== run 1 ==
Design mat_mul, start of the top module:
module mat_mul #
	(
        parameter integer DIM_LOG = 2,     
        parameter integer DIM = 2**DIM_LOG,
        parameter integer SIZE = DIM*DIM,
        parameter integer SIZE_LOG = 2*DIM_LOG,
        parameter integer DATA_WIDTH = 32
    )
    (
		input wire  s00_axi_aclk,
		input wire  s00_axi_aresetn,
		output wire  s00_axis_tready,
		input wire [DATA_WIDTH-1 : 0] s00_axis_tdata,
		input wire  s00_axis_tlast,
        input wire  s00_axis_tvalid,
		output wire  m00_axis_tvalid,
        output wire [DATA_WIDTH-1 : 0] m00_axis_tdata,
        output wire [(DATA_WIDTH/8)-1 : 0] m00_axis_tstrb,
        output wire  m00_axis_tlast,
        input wire  m00_axis_tready,
        input wire sel,
        input wire start
    );
Size in the first run: roughly 4400 cells after synthesis, roughly 1700 flip-flops, ~78 I/O pins, roughly 80000 um^2 of cells after synthesis.
Settings: LEC_CHECK=0, ABC_AREA=0, CAP_MARGIN=20, CORE_MARGIN=2, CORE_UTILIZATION=70, CTS_CLUSTER_SIZE=21, GPL_ROUTABILITY_DRIVEN=1, HOLD_SLACK_MARGIN=0.05, PLACE_DENSITY_LB_ADDON=0.03, SETUP_SLACK_MARGIN=0.07, SLEW_MARGIN=20; clock period 6.58 ns.
run.sh (not shown) runs the stock make flow with config.mk's settings and CLKGATE_MAP_FILE=.
Run 1 ran in full, but the layout does not pass; the checks complain about negative setup slack.
Inputs modified between run 1 and run 2:
- changing SETUP_SLACK_MARGIN from 0.07 to 1.27
- changing ABC_AREA from 0 to 1
- changing CTS_CLUSTER_SIZE from 21 to 56
- changing CORE_UTILIZATION from 70 to 72
- changing the clock period (ns, I/O delays scaled along) from 6.58 to 4.88
### Flow results
Run 1 reports its origin of the worst setup path as mat_B[0] while run 2 reports mat_B[2]. Run 2 — routed via count 22% higher, run 1 as reference. Routed wire in run 2 totals less than in run 1. When the final numbers for run 1 and run 2 were put side by side, the critical path depth turned out to be smaller in run 1. In run 2 the implementation completed, yet the final layout does not meet the checks, the culprit being negative setup slack. The required time of the critical path in run 2 sits 1.71 ns below the value recorded for run 1. Biggest combinational cell group after synthesis: multiplexers -> run 1, adder cells -> run 2.
For run 3, these inputs were changed with respect to run 2:
- a deleted PLACE_DENSITY_LB_ADDON that had been 0.03
- a change of ABC_AREA from 1 to 0
- a deleted GPL_ROUTABILITY_DRIVEN that had been 1
- a deleted HOLD_SLACK_MARGIN that had been 0.05
- a deleted SETUP_SLACK_MARGIN that had been 1.27
- a change of CTS_CLUSTER_SIZE from 56 to 90
- a change of the clock period (ns, I/O delays scaled along) from 4.88 to 5.9
==> comparison <==
Not one of run 2 and run 3 finished clean.
Run 3: complete, dirty (negative setup slack)
Going from run 2 to run 3, die width lower, core area lower, non-clock buffer count lower.
Compared with run 2, in run 3 met1 demand-to-capacity share in global routing saw an increase; overall die area lost about 5%; inserted tap cell count shrank by about 2.4%; post-layout period usage of the worst path moved down; count of antenna diodes in the layout shrank by 3.
What run 4 does differently from run 3 at the input level:
- ABC_AREA: 0 -> unset
- CTS_CLUSTER_SIZE: 90 -> unset
- PLACE_DENSITY: unset -> 0.6
- CORE_UTILIZATION: 72 -> 18
- the clock period (ns, I/O delays scaled along): 5.9 -> 8.65
Results
- The flow did not stop early for run 4: all stages ran, and the layout cleared the timing, design-rule and antenna checks.
- [compare] base=run 3 new=run 4: filler cell count moved up; arrival time at the worst endpoint grew by 0.70 ns; maximum fanout along the worst path moved up; number of buffers inserted during clock tree synthesis fell about 1.3%.
- Proportion of cell area occupied by multi-input gates (run 4 over run 3): decrease, 1.4 points
- Taking run 3 as the reference, in run 4 detailed-route wire length per cell -about 47%; wire length -12%; number of inserted diodes +7.

mat_mul again, from the RTL that the note above started with.
Settings: LEC_CHECK=0, CAP_MARGIN=20, CORE_MARGIN=2, CORE_UTILIZATION=40, PLACE_DENSITY=0.6, SETUP_SLACK_MARGIN=2.55, SLEW_MARGIN=20; clock period 8.65 ns.
The baseline completed with no timing, DRC or antenna violations.
==> next run, changes <==
--- a/flow/config.mk
+++ b/flow/config.mk
@@ -6,8 +6,9 @@
 export NUM_CORES = 4
 export LEC_CHECK = 0
+export ABC_AREA = 1
 export CAP_MARGIN = 20
 export CORE_MARGIN = 2
-export CORE_UTILIZATION = 40
+export CORE_UTILIZATION = 72
+export CTS_CLUSTER_DIAMETER = 66
 export PLACE_DENSITY = 0.6
-export SETUP_SLACK_MARGIN = 2.55
 export SLEW_MARGIN = 20
==> flow/constraint.sdc (replaced) <==
create_clock -name core_clock -period 5.51 [get_ports {s00_axi_aclk}]
set_input_delay 1.1020 -clock core_clock [delete_from_list [all_inputs] [get_ports {s00_axi_aclk}]]
set_output_delay 1.1020 -clock core_clock [all_outputs]
set_load 0.01 [all_outputs]
Outcome:
- With this change the flow finished but fails on setup timing
- fmax goes up by 3.5%
- register-to-register slack gets worse by 2900 ps
- wire length climbs by 8.8%
- cell count rises by 16%
- sequential share of layout area shrinks by 1.0 points
- design area increases by 1.9%
